Design reuleaux, start of the top module:
module reuleaux(input logic clk, input logic rst_n, input logic [2:0] colour,
                input logic [7:0] centre_x, input logic [6:0] centre_y, input logic [7:0] diameter,
                input logic start, output logic done,
                output logic [7:0] vga_x, output logic [6:0] vga_y,
                output logic [2:0] vga_colour, output logic vga_plot);
Settings: LEC_CHECK=0, ABC_AREA=1, CAP_MARGIN=20, CORE_MARGIN=2, CORE_UTILIZATION=72, CTS_CLUSTER_DIAMETER=393, CTS_CLUSTER_SIZE=10, HOLD_SLACK_MARGIN=0.23, PLACE_DENSITY=0.4, SETUP_SLACK_MARGIN=3.51, SLEW_MARGIN=20, TNS_END_PERCENT=5; clock period 15.3 ns.
run.sh (not shown) runs the stock make flow with config.mk's settings and CLKGATE_MAP_FILE=.
The first run died in global routing with GRT-0116.
Change:
- ABC_AREA: 1 -> not set
- CORE_UTILIZATION: 72 -> 40
- CTS_CLUSTER_DIAMETER: 393 -> not set
- CTS_CLUSTER_SIZE: 10 -> not set
- HOLD_SLACK_MARGIN: 0.23 -> not set
- PLACE_DENSITY: 0.4 -> not set
- SETUP_SLACK_MARGIN: 3.51 -> not set
- TNS_END_PERCENT: 5 -> not set
- clock period: 15.3 -> 39.2 ns (I/O delays scaled with it)
=>
- This time the run completed with no timing, DRC or antenna violations
- area after synthesis drops by a little under a tenth
- die size climbs by well over a third
- synthesized cell count drops by a quarter to a third
Change:
- CORE_UTILIZATION: 40 -> 35
Register-to-register slack loses 0.02 ns.
Wire length shrinks by 0.45%.
Setup slack improves by 0.12 ns.
Sequential share of layout area hardly moves.
Die size rises by 14%.
Change:
- CORE_UTILIZATION: 35 -> 40
- clock period: 39.2 -> 40.0 ns (I/O delays scaled with it)
Worst hold slack gets better by 0.034 ns.
Design area came out lower by about 1.8%.
Register-to-register slack gets better by 0.73 ns.
Area after synthesis stays the same.
Routed wire length came out higher by about 0.34%.
Global-route usage came out higher by 3.3 points.
Worst setup slack gets worse by 0.034 ns.
Sequential cell count does not change.
Die area came out lower by about 12%.
Synthesized cell count is unchanged.
Change:
- CORE_ASPECT_RATIO: not set -> 0.5
- CORE_UTILIZATION: 40 -> 58
- CTS_CLUSTER_DIAMETER: not set -> 396
- CTS_CLUSTER_SIZE: not set -> 98
- GPL_ROUTABILITY_DRIVEN: not set -> 0
- HOLD_SLACK_MARGIN: not set -> -0.07
- SETUP_SLACK_MARGIN: not set -> -0.19
- TNS_END_PERCENT: not set -> 40
Routed wire length drops by 3.4%.
Die size drops by about 30%.
Setup slack gets worse by 0.13 ns.
Synthesized cell count does not change.
Non-clock buffer count drops by 1.
Area after synthesis is unchanged.
Worst hold slack gets worse by 0.0035 ns.
Change:
- CORE_ASPECT_RATIO: 0.5 -> 0.84
- CORE_UTILIZATION: 58 -> 35
- GPL_ROUTABILITY_DRIVEN: 0 -> not set
- HOLD_SLACK_MARGIN: -0.07 -> not set
After rerunning: The new run finished with timing, DRC and antenna clean. Via count goes down by a few percent. Non-clock buffer count is higher by 7. Setup slack loses 0.029 ns. Final area rises slightly. Area after synthesis stays the same. Routed wire length is higher by a few percent.

========
reuleaux again, from the RTL that the note above started with.
Settings: LEC_CHECK=0, ABC_AREA=1, CAP_MARGIN=15, CELL_PAD_IN_SITES_GLOBAL_PLACEMENT=0, CORE_ASPECT_RATIO=1.11, CORE_MARGIN=2, CORE_UTILIZATION=67, CTS_CLUSTER_DIAMETER=46, CTS_CLUSTER_SIZE=56, GPL_ROUTABILITY_DRIVEN=1, GPL_TIMING_DRIVEN=1, MAX_ROUTING_LAYER=met4, PLACE_DENSITY=0.6, SETUP_SLACK_MARGIN=5.0, SLEW_MARGIN=0; clock period 26.9 ns.
The first run ended with an error in global routing.
==> next run, changes <==
Settings changed: ABC_AREA 1 to 0, CELL_PAD_IN_SITES_GLOBAL_PLACEMENT 0 to 3, CORE_UTILIZATION 67 to 29, CTS_CLUSTER_DIAMETER 46 to not set, CTS_CLUSTER_SIZE 56 to 98, MAX_ROUTING_LAYER met4 to not set, PLACE_DENSITY 0.6 to not set, PLACE_DENSITY_LB_ADDON set to 0.19.
Clock period 26.9 ns to 30.7 ns, I/O delays scaled along.
Effect: With this change the flow completed and failed the layout checks on setup timing. Die area grows by 110%. Synthesized cell count shrinks by 26%. Area after synthesis shrinks by 8.3%.
==> next run, changes <==
Settings changed: ABC_AREA 0 to 1, CTS_CLUSTER_DIAMETER set to 221, PLACE_DENSITY set to 0.84, PLACE_DENSITY_LB_ADDON 0.19 to not set, SETUP_SLACK_MARGIN 5.0 to not set.
Now the flow completed without violations.
Routed wire length went up by 3.7%.
Setup slack improved by 2.6 ns.
Via count went up by 8.1%.
Cell area went down by 3.2%.
Clock skew hardly moves.
Area after synthesis went up by 9.0%.
Synthesized cell count went up by 35%.
Non-clock buffer count went down by 558.
Count of clock-buffer cells in the layout went up by 1.

========
reuleaux again, from the RTL that the note above started with.
==> flow/config.mk <==
export PLATFORM = sky130hd
export DESIGN_NAME = reuleaux
export DESIGN_NICKNAME = reuleaux
export VERILOG_FILES = /design/flow/design.v
export SDC_FILE = /design/flow/constraint.sdc
export NUM_CORES = 4
export LEC_CHECK = 0
export ABC_AREA = 1
export CAP_MARGIN = 20
export CORE_MARGIN = 2
export CORE_UTILIZATION = 72
export CTS_CLUSTER_DIAMETER = 393
export PLACE_DENSITY = 0.4
export SETUP_SLACK_MARGIN = 3.51
export SLEW_MARGIN = 20
==> flow/constraint.sdc <==
create_clock -name core_clock -period 15.3 [get_ports {clk}]
set_input_delay 3.0600 -clock core_clock [delete_from_list [all_inputs] [get_ports {clk}]]
set_output_delay 3.0600 -clock core_clock [all_outputs]
set_load 0.01 [all_outputs]
The starting point ended with an error in 4_1_cts (DPL-0038).
Edit:
- ABC_AREA: 1 -> default
- CORE_UTILIZATION: 72 -> 40
- CTS_CLUSTER_DIAMETER: 393 -> default
- PLACE_DENSITY: 0.4 -> default
- SETUP_SLACK_MARGIN: 3.51 -> default
- clock period: 15.3 -> 31.2 ns (I/O delays scaled with it)
Effect: The new run ran to the end with violations: setup timing; area after synthesis fell by 8.3%; die size rose by 64%; synthesized cell count fell by 26%.
Edit:
- CORE_UTILIZATION: 40 -> 66
- SETUP_SLACK_MARGIN: default -> 5.0
- clock period: 31.2 -> 34.7 ns (I/O delays scaled with it)
The new run produced a clean layout; die area went down by 39%; count of clock-buffer cells in the layout is unchanged; final area goes down by 14%; wire length drops by 5.6%; via count fell by 1.6%; setup slack improves by 1.5 ns; critical path depth drops by 6.
Edit:
- CORE_UTILIZATION: 66 -> 72
- SETUP_SLACK_MARGIN: 5.0 -> default
- clock period: 34.7 -> 23.7 ns (I/O delays scaled with it)
With this change the flow ended with an error in 4_1_cts.
Die area shrinks by 8.2%.
Synthesized area does not change.
Synthesized cell count stays the same.
